## alpha
Design comparator_latch, start of the top module:
module comparator_latch #
(
  parameter n_to_response_time = -1038,
  parameter p_to_response_time = -1020,
  parameter const_response_time = 1285,
  parameter n_to_tau = -1248,
  parameter p_to_tau = 1037,
  parameter const_tau = 1042,
  parameter n_to_response_time_lh = -1752,
  parameter p_to_response_time_lh = -1006,
  parameter const_response_time_lh = 1185,
  parameter n_to_tau_lh = 1131,
  parameter p_to_tau_lh = -1115,
  parameter const_tau_lh = 1529
)
(
  input clk,
  input reset,
  input sys_clk,
  input [15-1:0] n,
  input [15-1:0] p,
  output [35-1:0] out
);
export LEC_CHECK = 0
export ABC_AREA = 1
export CAP_MARGIN = 10
export CELL_PAD_IN_SITES_DETAIL_PLACEMENT = 0
export CELL_PAD_IN_SITES_GLOBAL_PLACEMENT = 1
export CORE_ASPECT_RATIO = 1.55
export CORE_MARGIN = 2
export CORE_UTILIZATION = 52
export CTS_CLUSTER_DIAMETER = 343
export CTS_CLUSTER_SIZE = 66
export GPL_ROUTABILITY_DRIVEN = 1
export GPL_TIMING_DRIVEN = 0
export MAX_ROUTING_LAYER = met5
export MIN_ROUTING_LAYER = met2
export PLACE_DENSITY_LB_ADDON = 0.28
export SETUP_SLACK_MARGIN = 5.0
export SLEW_MARGIN = 20
export TNS_END_PERCENT = 55
create_clock -name core_clock -period 20.1 [get_ports {clk}]
run.sh (not shown) runs the stock make flow with config.mk's settings and CLKGATE_MAP_FILE=.
alpha ran to completion and came out clean on the timing, design-rule and antenna checks.
Input changes introduced in beta (baseline for comparison: alpha):
Settings: SETUP_SLACK_MARGIN: 5.0 -> 0.25; CORE_UTILIZATION: 52 -> 72; CORE_ASPECT_RATIO: 1.55 -> 1.02; GPL_ROUTABILITY_DRIVEN: 1 -> unset; CAP_MARGIN: 10 -> 20; MIN_ROUTING_LAYER: met2 -> met1; PLACE_DENSITY_LB_ADDON: 0.28 -> 0.07; GPL_TIMING_DRIVEN: 0 -> 1; MAX_ROUTING_LAYER: met5 -> met4; TNS_END_PERCENT: 55 -> unset; CTS_CLUSTER_DIAMETER: 343 -> 204; CELL_PAD_IN_SITES_GLOBAL_PLACEMENT: 1 -> unset.
Results
Per the comparison of beta with alpha, area after synthesis essentially unchanged; net count reported at finish now sits higher.
beta went all the way through the flow, and no timing, DRC or antenna check failed.
Input changes introduced in gamma (baseline for comparison: beta):
Settings: CORE_ASPECT_RATIO: 1.02 -> 1.37; PLACE_DENSITY_LB_ADDON: 0.07 -> 0.01; the clock period (ns, I/O delays scaled along): 20.1 -> 17.0.
Results
Of beta and gamma, just one finished clean: beta.
gamma never completed; the flow aborted with a tool error in global routing (5_1_grt).
gamma vs. beta: instance area after placement climbed 7000 um^2, register bit total from synthesis closely matched the old numbers, yosys stat chip area essentially unchanged, die area was more or less identical.
Cmp gamma vs beta: count of buffers added by post-CTS timing repair for setup higher in gamma
Diff beta..gamma | number of different library cells in the post-synthesis netlist | unchanged
## Diff of input files: delta against gamma
Settings: a deleted ABC_AREA that had been 1; a deleted CTS_CLUSTER_SIZE that had been 66; a deleted MIN_ROUTING_LAYER that had been met1; a change of CORE_UTILIZATION from 72 to 70; a deleted CTS_CLUSTER_DIAMETER that had been 204; a deleted CORE_ASPECT_RATIO that had been 1.37; a deleted GPL_TIMING_DRIVEN that had been 1; a deleted CELL_PAD_IN_SITES_DETAIL_PLACEMENT that had been 0; a deleted PLACE_DENSITY_LB_ADDON that had been 0.01; a deleted SETUP_SLACK_MARGIN that had been 0.25; a change of the clock period (ns, I/O delays scaled along) from 17.0 to 19.5.
Results
STATUS run=delta STAGES=ALL_DONE FINAL_CHECKS=FAILED CAUSE=negative setup slack
gamma → delta: height of the chip went down 16%, row count now smaller, area fraction in full adders, half adders and majority gates went up by 3.7 points, die footprint has decreased.
Worst setup slack before clock tree synthesis: delta and gamma compared, lower one is gamma
[delta] area fraction in compound gates after synthesis rose 1.7 points relative to gamma
Edits applied to the flow inputs when going from delta to epsilon:
Settings: putting CTS_CLUSTER_DIAMETER at 344 where nothing was set; swapping 70 for 71 in CORE_UTILIZATION; swapping 19.5 for 17.7 in the clock period (ns, I/O delays scaled along).
==> comparison <==
- epsilon: complete, dirty (negative setup slack)
- epsilon ends up with higher non-clock buffer count than delta does.
- Delta (epsilon minus delta): final area did not really move; data required time at the worst endpoint went down; depth of the worst register-to-register path went down.
- Capturing instance or port of the critical path = state_cycle_counter[3]$_SDFFE_PP0P_: epsilon; capturing instance or port of the critical path = state_cycle_counter[2]$_SDFFE_PP0P_: delta

run 1:
comparator_latch again, from the RTL that the note above started with.
Design comparator_latch, start of the top module:
module comparator_latch #
(
  parameter n_to_response_time = -1038,
  parameter p_to_response_time = -1020,
  parameter const_response_time = 1285,
  parameter n_to_tau = -1248,
  parameter p_to_tau = 1037,
  parameter const_tau = 1042,
  parameter n_to_response_time_lh = -1752,
  parameter p_to_response_time_lh = -1006,
  parameter const_response_time_lh = 1185,
  parameter n_to_tau_lh = 1131,
  parameter p_to_tau_lh = -1115,
  parameter const_tau_lh = 1529
)
(
  input clk,
  input reset,
  input sys_clk,
  input [15-1:0] n,
  input [15-1:0] p,
  output [35-1:0] out
);
clock: 17.0 ns
lec_check: 0
abc_area: 1
cap_margin: 20
cell_pad_in_sites_detail_placement: 0
core_aspect_ratio: 1.44
core_margin: 2
core_utilization: 72
cts_cluster_diameter: 209
cts_cluster_size: 66
gpl_timing_driven: 1
max_routing_layer: met4
min_routing_layer: met1
place_density_lb_addon: 0.01
slew_margin: 20
Run 1 failed in global routing (5_1_grt) with GRT-0116.
### run 1 -> run 2
- swapping 0.01 for 0.07 in PLACE_DENSITY_LB_ADDON
- swapping 1 for 0 in ABC_AREA
- putting SETUP_SLACK_MARGIN at 1.73 where nothing was set
- clearing CTS_CLUSTER_DIAMETER, which used to be 209
- swapping 1.44 for 0.61 in CORE_ASPECT_RATIO
- swapping 17.0 for 20.9 in the clock period (ns, I/O delays scaled along)
==> comparison <==
Complete run, failing final checks: run 2, reason setup timing. The simple-gate share of the synthesized area of run 2 falls short of that of run 1 by 5.6 points. In the flow results for run 1 and run 2, the post-placement worst setup slack is smaller on run 1. Diff run 1 -> run 2: chip height lost about 36%; post-synthesis compound-gate area fraction picked up an extra 1.7 points. Run 1 -> run 2: async set or reset register ratio after synthesis delta 0, exact match. Run 1 has a higher routability congestion estimate than run 2. Number of buffers inserted by post-CTS setup repair down 52% in run 2 wrt run 1.
Input-level comparison between run 3 and run 2:
- a change of CTS_CLUSTER_SIZE from 66 to 37
- an added CTS_CLUSTER_DIAMETER of 90
- a change of SETUP_SLACK_MARGIN from 1.73 to 0.74
- a deleted PLACE_DENSITY_LB_ADDON that had been 0.07
- a deleted MAX_ROUTING_LAYER that had been met4
- a change of the clock period (ns, I/O delays scaled along) from 20.9 to 13.8
Notes after the runs:
Post-route setup TNS: lower on run 3
Run 3 has final critical-path setup slack below what run 2 had.
Worst hold margin in run 3 is 0.030 ns below run 2.
Re total setup buffers inserted after CTS: run 2 and run 3 aren't equal, and the lower value belongs to run 2.
Run 3: placed cell count 376 above run 2
Capture point of the critical path = state_cycle_counter[0]: run 3; capture point of the critical path = state_cycle_counter[15]: run 2
Of run 3 and run 2, it is run 3 that has the higher wire length of the first global-routing pass.
Nothing crashed in run 3 and all stages finished; the problem is that the final layout failed, the offending checks being setup timing.
Sort run 2 and run 3 by initial antenna violation count asc -> top: run 2
Run 3: count of buffering cells on the critical path with inverters included higher than run 2
After detailed routing, run 2 needs less wire than run 3.
Post-detailed-placement half-perimeter wirelength delta for run 3 relative to run 2: 10 mm higher
Input-level comparison between run 4 and run 3:
- GPL_TIMING_DRIVEN: 1 -> unset
- SETUP_SLACK_MARGIN: 0.74 -> unset
- ABC_AREA: 0 -> unset
- CTS_CLUSTER_DIAMETER: 90 -> unset
- CORE_UTILIZATION: 72 -> 40
- CORE_ASPECT_RATIO: 0.61 -> unset
- CTS_CLUSTER_SIZE: 37 -> unset
- MIN_ROUTING_LAYER: met1 -> unset
- CELL_PAD_IN_SITES_DETAIL_PLACEMENT: 0 -> unset
- the clock period (ns, I/O delays scaled along): 13.8 -> 26.0
==> comparison <==
Run 4: full flow OK, the timing, design-rule and antenna checks passed
A critical-path cell with the highest stage delay of fa_1 is what run 3 shows, while clkdlybuf4s50_1 belongs to run 4.
Between run 3 and run 4, the flow reports wire length decreasing by more than a quarter.
Wire length of the first global-routing pass improves in run 4 relative to run 3.
Between run 4 and run 3, the number of cells on the worst hold path is higher for run 4.
Compared with run 3, placement density in the core of run 4 is lower.
Worst path setup slack after routing for run 4: 7.85 ns up relative to run 3
